==> flow/design.v (excerpt) <==
module FIR #
(
    parameter inbit = 11,		 
    parameter outbit = 23,		
    parameter n=32
)
(
    input rst,
    input clk,
    input wire signed [inbit-1:0] infix,
    output reg signed [outbit-1:0] outfix
);
Size in the first run: about 9,700 cells after synthesis, ~880 flip-flops, roughly 64,000 µm² of cells after synthesis.
clock: 3.23 ns
lec_check: 0
abc_area: 1
cap_margin: 0
core_margin: 2
core_utilization: 70
cts_cluster_size: 36
setup_slack_margin: 0.53
slew_margin: 20
run.sh (not shown) runs the stock make flow with config.mk's settings and CLKGATE_MAP_FILE=.
The first run produced a layout that fails on negative setup slack.
Change:
Settings changed: CAP_MARGIN 0 to 20, CELL_PAD_IN_SITES_GLOBAL_PLACEMENT set to 0, CORE_ASPECT_RATIO set to 1.85, CORE_UTILIZATION 70 to 41, CTS_CLUSTER_SIZE 36 to not set, SETUP_SLACK_MARGIN 0.53 to not set.
Clock period 3.23 ns to 4.2 ns, I/O delays scaled along.
What happened: With this change the flow passed the timing, design-rule and antenna checks; power drops by a quarter to a third; synthesized cell count does not change; global-route usage falls by 12 points; routed wire length goes up by about a fifth; critical path depth grows by 2; via count is lower by a little under a tenth; combinational power drops by a quarter to a third.

* * *

Starting RTL as in the previous note.
clock: 4.2 ns
lec_check: 0
abc_area: 1
cap_margin: 0
cell_pad_in_sites_global_placement: 2
core_aspect_ratio: 0.59
core_margin: 2
core_utilization: 41
cts_cluster_diameter: 348
hold_slack_margin: -0.01
min_routing_layer: met2
place_density_lb_addon: 0.21
slew_margin: 5
The baseline did not get past global routing, error GRT-0116.
Rerun with:
Settings changed: ABC_AREA 1 to default, CAP_MARGIN 0 to 15, CELL_PAD_IN_SITES_GLOBAL_PLACEMENT 2 to default, CORE_ASPECT_RATIO 0.59 to default, CORE_UTILIZATION 41 to 72, CTS_CLUSTER_DIAMETER 348 to default, CTS_CLUSTER_SIZE from default to 32, HOLD_SLACK_MARGIN -0.01 to default, MIN_ROUTING_LAYER met2 to default, PLACE_DENSITY_LB_ADDON 0.21 to default, SETUP_SLACK_MARGIN from default to 0.51, SLEW_MARGIN 5 to 20.
Clock period 4.2 ns to 2.87 ns, I/O delays scaled along.
Outcome:
- The changed run failed in global routing on GRT-0232
- synthesized area is lower by about a fifth
- die area went down by well over a third
- synthesized cell count went down by a quarter to a third
Rerun with:
Settings changed: ABC_AREA from default to 1, CAP_MARGIN 15 to 20, CORE_UTILIZATION 72 to 70, CTS_CLUSTER_DIAMETER from default to 358, CTS_CLUSTER_SIZE 32 to default, SETUP_SLACK_MARGIN 0.51 to 0.27.
Clock period 2.87 ns to 3.5 ns, I/O delays scaled along.
With this change the flow finished clean.
Area after synthesis went up by 17%.
Die size climbs by 20%.
Synthesized cell count grows by 55%.
Rerun with:
Settings changed: CAP_MARGIN 20 to 15, CORE_UTILIZATION 70 to 72, CTS_CLUSTER_DIAMETER 358 to 395, CTS_CLUSTER_SIZE from default to 74, HOLD_SLACK_MARGIN from default to 0.27, SETUP_SLACK_MARGIN 0.27 to -0.02.
Clock period 3.5 ns to 2.3 ns, I/O delays scaled along.
Result:
- The changed run failed in global routing, error GRT-0116
- synthesized area is unchanged
- die area falls by a few percent
- synthesized cell count stays the same

* * *

FIR again, from the RTL that the note above started with.
// FIR
module FIR #
(
    parameter inbit = 11,		 
    parameter outbit = 23,		
    parameter n=32
)
(
    input rst,
    input clk,
    input wire signed [inbit-1:0] infix,
    output reg signed [outbit-1:0] outfix
);
clock: 6.45 ns
lec_check: 0
cap_margin: 20
core_margin: 2
core_utilization: 15
slew_margin: 20
Then changed:
--- a/flow/config.mk
+++ b/flow/config.mk
@@ -9,3 +9,4 @@
 export CORE_MARGIN = 2
-export CORE_UTILIZATION = 15
+export CORE_UTILIZATION = 68
+export CTS_CLUSTER_DIAMETER = 358
 export SLEW_MARGIN = 20
==> flow/constraint.sdc (replaced) <==
create_clock -name core_clock -period 3.5 [get_ports {clk}]
set_input_delay 0.7000 -clock core_clock [delete_from_list [all_inputs] [get_ports {clk}]]
set_output_delay 0.7000 -clock core_clock [all_outputs]
set_load 0.01 [all_outputs]
After rerunning:
- Now the flow completed, yet does not pass: negative setup slack
- power climbs by 94%
- global-route usage went up by 31 points
- worst setup slack loses 1500 ps
- core utilization goes up by 62 points
Then changed:
--- a/flow/config.mk
+++ b/flow/config.mk
@@ -7,6 +7,7 @@
 export LEC_CHECK = 0
-export CAP_MARGIN = 20
+export ABC_AREA = 1
+export CAP_MARGIN = 15
 export CORE_MARGIN = 2
-export CORE_UTILIZATION = 68
-export CTS_CLUSTER_DIAMETER = 358
+export CORE_UTILIZATION = 72
+export SETUP_SLACK_MARGIN = 0.2
 export SLEW_MARGIN = 20
==> flow/constraint.sdc (replaced) <==
create_clock -name core_clock -period 3.44 [get_ports {clk}]
set_input_delay 0.6880 -clock core_clock [delete_from_list [all_inputs] [get_ports {clk}]]
set_output_delay 0.6880 -clock core_clock [all_outputs]
set_load 0.01 [all_outputs]
- The changed run finished clean
- wire length climbs by 43%
- total power is higher by 6.1%
- utilization went up by 2.2 points
Then changed:
--- a/flow/config.mk
+++ b/flow/config.mk
@@ -7,7 +7,5 @@
 export LEC_CHECK = 0
-export ABC_AREA = 1
-export CAP_MARGIN = 15
+export CAP_MARGIN = 20
 export CORE_MARGIN = 2
-export CORE_UTILIZATION = 72
-export SETUP_SLACK_MARGIN = 0.2
+export CORE_UTILIZATION = 64
 export SLEW_MARGIN = 20
==> flow/constraint.sdc (replaced) <==
create_clock -name core_clock -period 4.77 [get_ports {clk}]
set_input_delay 0.9540 -clock core_clock [delete_from_list [all_inputs] [get_ports {clk}]]
set_output_delay 0.9540 -clock core_clock [all_outputs]
set_load 0.01 [all_outputs]
Result: The new run finished clean; final cell count drops by 32%; clock power drops by 28%; setup slack loses 75 ps.

* * *

run D:
FIR again, from the RTL that the note above started with.
export LEC_CHECK = 0
export CAP_MARGIN = 20
export CORE_MARGIN = 2
export CORE_UTILIZATION = 40
export SLEW_MARGIN = 20
create_clock -name core_clock -period 4.2 [get_ports {clk}]
What run Z does differently from run D at the input level:
- a change of CORE_MARGIN from 2 to 7
- an added PLACE_DENSITY of 0.38
- an added MAX_ROUTING_LAYER of met4
- a change of SLEW_MARGIN from 20 to 5
- an added CTS_CLUSTER_SIZE of 37
- an added SETUP_SLACK_MARGIN of 0.65
- a change of CORE_UTILIZATION from 40 to 72
- an added ABC_AREA of 0
- an added CELL_PAD_IN_SITES_DETAIL_PLACEMENT of 2
- an added GPL_TIMING_DRIVEN of 0
- a change of CAP_MARGIN from 20 to 30
- an added CTS_CLUSTER_DIAMETER of 101
- an added CELL_PAD_IN_SITES_GLOBAL_PLACEMENT of 2
- a change of the clock period (ns, I/O delays scaled along) from 4.2 to 2.98
Results
Number of synthesized register bits delta (run Z -> run D): insignificant. Stage in which a tool error killed run Z: global placement without I/O (3_1_place_gp_skip_io). Run D completed end to end with timing, DRC and antenna clean. Looking at total core area across run Z and run D, the one that comes out lower is run Z. [compare] base=run D new=run Z: portion of netlist area occupied by mux cells shows no meaningful change, die height shows a reduction of 23%, area fraction in xor and xnor cells shows no meaningful change, total standard cell area after synthesis shows no meaningful change. The total number of placement rows of run Z is lower than that of run D. From run D to run Z, synthesized netlist cell count did not move at all. [compare] base=run D new=run Z: area enclosed by the die boundary now smaller; die width now smaller. Run Z vs run D — pre-placement core utilization rose 32 points.
Power and IR drop assume default switching activity.
